==> run a: inputs <==
Design apb_top, start of the top module:
module apb_top(
    input        pclk,
    input        presetn,
    input        start,
    input        write,
    input [31:0] addr,
    input [31:0] wdata,
    input [3:0]  strb,
    input [2:0]  prot,
    output [31:0] rdata,
    output        done,
    output        error
);
==> flow/config.mk <==
export PLATFORM = sky130hd
export DESIGN_NAME = apb_top
export DESIGN_NICKNAME = apb_top
export VERILOG_FILES = /design/flow/design.v
export SDC_FILE = /design/flow/constraint.sdc
export NUM_CORES = 4
export LEC_CHECK = 0
export CAP_MARGIN = 20
export CELL_PAD_IN_SITES_GLOBAL_PLACEMENT = 0
export CORE_ASPECT_RATIO = 0.7
export CORE_MARGIN = 8
export CORE_UTILIZATION = 48
export CTS_CLUSTER_SIZE = 19
export PLACE_DENSITY_LB_ADDON = 0.06
export SLEW_MARGIN = 20
export TNS_END_PERCENT = 60
==> flow/constraint.sdc <==
create_clock -name core_clock -period 2.53 [get_ports {pclk}]
set_input_delay 0.5060 -clock core_clock [delete_from_list [all_inputs] [get_ports {pclk}]]
set_output_delay 0.5060 -clock core_clock [all_outputs]
set_load 0.01 [all_outputs]
run.sh (not shown) runs the stock make flow with config.mk's settings and CLKGATE_MAP_FILE=.
==> inputs of run b, as changes to run a <==
Settings changed: ABC_AREA from default to 0, CAP_MARGIN 20 to 30, CELL_PAD_IN_SITES_GLOBAL_PLACEMENT 0 to default, CORE_ASPECT_RATIO 0.7 to 1.03, CORE_MARGIN 8 to 2, CORE_UTILIZATION 48 to 72, CTS_CLUSTER_DIAMETER from default to 356, CTS_CLUSTER_SIZE 19 to 14, GPL_ROUTABILITY_DRIVEN from default to 1, MAX_ROUTING_LAYER from default to met4, PLACE_DENSITY_LB_ADDON 0.06 to 0.05, SETUP_SLACK_MARGIN from default to 0.36, SLEW_MARGIN 20 to 30, TNS_END_PERCENT 60 to default.
==> flow/constraint.sdc (replaced) <==
create_clock -name core_clock -period 2.42 [get_ports {pclk}]
set_input_delay 0.4840 -clock core_clock [delete_from_list [all_inputs] [get_ports {pclk}]]
set_output_delay 0.4840 -clock core_clock [all_outputs]
set_load 0.01 [all_outputs]
==> inputs of run c, as changes to run a <==
Settings changed: ABC_AREA from default to 1, CELL_PAD_IN_SITES_GLOBAL_PLACEMENT 0 to default, CORE_ASPECT_RATIO 0.7 to default, CORE_MARGIN 8 to 2, CORE_UTILIZATION 48 to 68, CTS_CLUSTER_SIZE 19 to default, PLACE_DENSITY_LB_ADDON 0.06 to default, TNS_END_PERCENT 60 to 5.
==> flow/constraint.sdc (replaced) <==
create_clock -name core_clock -period 1.63 [get_ports {pclk}]
set_input_delay 0.3260 -clock core_clock [delete_from_list [all_inputs] [get_ports {pclk}]]
set_output_delay 0.3260 -clock core_clock [all_outputs]
set_load 0.01 [all_outputs]
==> Changelog: implementation <==
## Flow update

* Result of the run: timing/DRC/antenna clean
* Total length of routed met3 wires at 1.41 mm
* Area Overhead vs Synth at 21.1%
* Final min period at 2.34 ns
* Part of the power in registers at 47.8%
* Maximum number of pins on one net before global-route repair at 69
* Log Warnings at 31
# the run above: run a

==> Changelog: implementation <==
## Flow update

* Log Warnings at 34
* Result of the run: complete, but fails checks
* Fail Reasons: negative setup slack
* Finish-stage setup viols at 16
* Part of the power in registers at 50.4%
* Area Overhead vs Synth at 25.8%
* Maximum number of pins on one net before global-route repair at 65
* Worst setup margin at -0.0430 ns
* Final min period at 2.46 ns
# the run above: run b

==> Changelog: implementation <==
## Flow update

* Total length of routed met3 wires at 3.50 mm
* Result of the run: complete, but fails checks
* Finish-stage setup viols at 356
* Log Warnings at 36
* Final min period at 2.18 ns
* Worst setup margin at -0.553 ns
* Fail Reasons: negative setup slack
# the run above: run c



==> run D: inputs <==
==> flow/design.v <==
`timescale 1ns / 1ps
module apb_master(
    input pclk, presetn, pready, pslverr, 
    input [31:0] prdata,wdata,addr,
    input start,write,
    input [3:0] strb,
    input [2:0] prot,
    output reg psel,penable,pwrite,
    output reg [31:0] paddr,pwdata,
    output reg [3:0] pstrb,
    output reg [2:0] pprot,
    output reg done,error,
    output reg [31:0] rdata
    );
    parameter idle=2'b00,
              setup=2'b01,
              access=2'b10;
    reg [1:0] state, next;  
    always @(posedge pclk, negedge presetn) 
    begin
        if(!presetn) state<=idle;
        else state<=next;
    end 
    always @(*) begin
        case(state)
        idle: next = start?setup:idle;
        setup: next = access;
        access: next=pready?idle:access;
        default: next=idle;
    endcase    
    end 
    always @(posedge pclk,negedge presetn)
    begin
        if(!presetn) begin
        psel<=0;
        penable<=0;
        done<=0;
        error<=0;
        paddr <= 0;
        pwrite <= 0;
        pwdata <= 0;
        pstrb <= 0;
        pprot <= 0;
        rdata <= 0;
        end else begin
        case(state)
        idle: begin
            done<=0;
            error<=0;
            psel<=0;
            penable<=0;
        end
        setup: begin
            psel<=1;
            penable<=0;
            paddr<=addr;
            pwrite<=write;
            pwdata<=wdata;
            pstrb<=strb;
            pprot<=prot;
        end
        access: begin
            penable<=1;
            if(pready) begin
                done<=1;
                error<=pslverr;
                if(!write) rdata<=prdata;
            end
        end
    endcase
    end
    end      
endmodule
`timescale 1ns / 1ps
module apb_slave #(
    parameter base_addr = 32'h0000_0000
)(
    input         pclk,
    input         presetn,
    input         psel,
    input         penable,
    input         pwrite,
    input  [31:0] paddr,
    input  [31:0] pwdata,
    input  [3:0]  pstrb,
    input  [2:0]  pprot,
    output reg [31:0] prdata,
    output reg        pready,
    output reg        pslverr
);
    reg [31:0] regfile [0:3];
    wire [1:0] reg_sel    = paddr[3:2];
    wire       addr_valid = (paddr[31:4] == base_addr[31:4]);
    always @(posedge pclk or negedge presetn) begin
        if (!presetn) begin
            pready <= 0;
        end else begin
            pready <= (psel && penable);  
        end
    end
    always @(posedge pclk or negedge presetn) begin
        if (!presetn) begin
            pslverr <= 0;
        end else if (psel && penable) begin
            pslverr <= ~addr_valid;
        end else begin
            pslverr <= 0;
        end
    end
    always @(posedge pclk or negedge presetn) begin
        if (!presetn) begin
            regfile[0] <= 0;
            regfile[1] <= 0;
            regfile[2] <= 0;
            regfile[3] <= 0;
        end else if (psel && penable && pwrite && addr_valid) begin
            if (pstrb[0]) regfile[reg_sel][7:0]   <= pwdata[7:0];
            if (pstrb[1]) regfile[reg_sel][15:8]  <= pwdata[15:8];
            if (pstrb[2]) regfile[reg_sel][23:16] <= pwdata[23:16];
            if (pstrb[3]) regfile[reg_sel][31:24] <= pwdata[31:24];
        end
    end
    always @(posedge pclk or negedge presetn) begin
        if (!presetn) begin
            prdata <= 0;
        end else if (psel && penable && !pwrite && addr_valid) begin
            prdata <= regfile[reg_sel];
        end
    end
endmodule
`timescale 1ns / 1ps
module apb_top(
    input        pclk,
    input        presetn,
    input        start,
    input        write,
    input [31:0] addr,
    input [31:0] wdata,
    input [3:0]  strb,
    input [2:0]  prot,
    output [31:0] rdata,
    output        done,
    output        error
);
    wire        psel;
    wire        penable;
    wire        pwrite;
    wire [31:0] paddr;
    wire [31:0] pwdata;
    wire [3:0]  pstrb;
    wire [2:0]  pprot;
    wire [31:0] prdata_int;
    wire        pready_int;
    wire        pslverr_int;
    wire psel0 = psel && (paddr[31:12] == 20'h00000);   
    wire psel1 = psel && (paddr[31:12] == 20'h0001);   
    wire [31:0] prdata0;
    wire        pready0;
    wire        pslverr0;
    wire [31:0] prdata1;
    wire        pready1;
    wire        pslverr1;
    assign prdata_int = psel0 ? prdata0
                      : psel1 ? prdata1
                      : 32'h0000_0000;
    assign pready_int = psel0 ? pready0
                      : psel1 ? pready1
                      : penable;
    assign pslverr_int= psel0 ? pslverr0
                      : psel1 ? pslverr1
                      : 1'b1;
    apb_master master (
        .pclk    (pclk),
        .presetn (presetn),
        .start   (start),
        .write   (write),
        .addr    (addr),
        .wdata   (wdata),
        .strb    (strb),
        .prot    (prot),
        .psel    (psel),
        .penable (penable),
        .pwrite  (pwrite),
        .paddr   (paddr),
        .pwdata  (pwdata),
        .pstrb   (pstrb),
        .pprot   (pprot),
        .done    (done),
        .error   (error),
        .rdata   (rdata),
        .prdata  (prdata_int),
        .pready  (pready_int),
        .pslverr (pslverr_int)
    );
    apb_slave #(.base_addr(32'h0000_0000)) slave0 (
        .pclk    (pclk),
        .presetn (presetn),
        .psel    (psel0),
        .penable (penable),
        .pwrite  (pwrite),
        .paddr   (paddr),
        .pwdata  (pwdata),
        .pstrb   (pstrb),
        .pprot   (pprot),
        .prdata  (prdata0),
        .pready  (pready0),
        .pslverr (pslverr0)
    );
    apb_slave #(.base_addr(32'h0000_1000)) slave1 (
        .pclk    (pclk),
        .presetn (presetn),
        .psel    (psel1),
        .penable (penable),
        .pwrite  (pwrite),
        .paddr   (paddr),
        .pwdata  (pwdata),
        .pstrb   (pstrb),
        .pprot   (pprot),
        .prdata  (prdata1),
        .pready  (pready1),
        .pslverr (pslverr1)
    );
endmodule
==> flow/run.sh <==
#!/bin/bash
# the make line also repeats each setting of config.mk as NAME=value (left out here)
make -C /OpenROAD-flow-scripts/flow DESIGN_CONFIG=/design/flow/config.mk WORK_HOME=/design/flow/orfs CLKGATE_MAP_FILE= finish
==> flow/config.mk <==
export PLATFORM = sky130hd
export DESIGN_NAME = apb_top
export DESIGN_NICKNAME = apb_top
export VERILOG_FILES = /design/flow/design.v
export SDC_FILE = /design/flow/constraint.sdc
export NUM_CORES = 4
export LEC_CHECK = 0
export ABC_AREA = 1
export CAP_MARGIN = 30
export CORE_ASPECT_RATIO = 0.5
export CORE_MARGIN = 2
export CORE_UTILIZATION = 16
export CTS_CLUSTER_DIAMETER = 220
export CTS_CLUSTER_SIZE = 15
export GPL_ROUTABILITY_DRIVEN = 1
export PLACE_DENSITY_LB_ADDON = 0.14
export SETUP_SLACK_MARGIN = 0.61
export SLEW_MARGIN = 20
==> flow/constraint.sdc <==
create_clock -name core_clock -period 2.38 [get_ports {pclk}]
set_input_delay 0.4760 -clock core_clock [delete_from_list [all_inputs] [get_ports {pclk}]]
set_output_delay 0.4760 -clock core_clock [all_outputs]
set_load 0.01 [all_outputs]
==> run G (differences from run D) <==
- CAP_MARGIN: 30 -> 20
- CORE_ASPECT_RATIO: 0.5 -> unset
- CORE_UTILIZATION: 16 -> 70
- CTS_CLUSTER_DIAMETER: 220 -> unset
- CTS_CLUSTER_SIZE: 15 -> 31
- GPL_ROUTABILITY_DRIVEN: 1 -> unset
- PLACE_DENSITY_LB_ADDON: 0.14 -> unset
- SETUP_SLACK_MARGIN: 0.61 -> unset
==> flow/constraint.sdc (replaced) <==
create_clock -name core_clock -period 1.66 [get_ports {pclk}]
set_input_delay 0.3320 -clock core_clock [delete_from_list [all_inputs] [get_ports {pclk}]]
set_output_delay 0.3320 -clock core_clock [all_outputs]
set_load 0.01 [all_outputs]
==> summary of the runs <==
- Run D completed without violations. Run G completed and failed the layout checks on setup timing.
- Synthesized cell count is the same in run G and run D.
- Of run G and run D, run G has the higher count of clock-buffer cells in the layout (gap 26).
- Clock power: run G is higher than run D (73%).
- Of run G and run D, run G has the higher global-route usage (gap 27 points).
- Between run D and run G, the lower cell area is in run G (gap about 4.6%, measured against run G).
- Between run G and run D, the lower utilization is in run D (gap 70 points).
- Of run G and run D, run G has the higher first-iteration DRC count (gap 120%, measured against run D).
- In synthesized area, run G and run D do not differ.
- Of run G and run D, run D has the higher clock skew (gap 0.0025 ns).
- Against run D, the fmax of run G is lower by 0.76%.
No activity file was given, so power comes from the tool's default toggle rates.
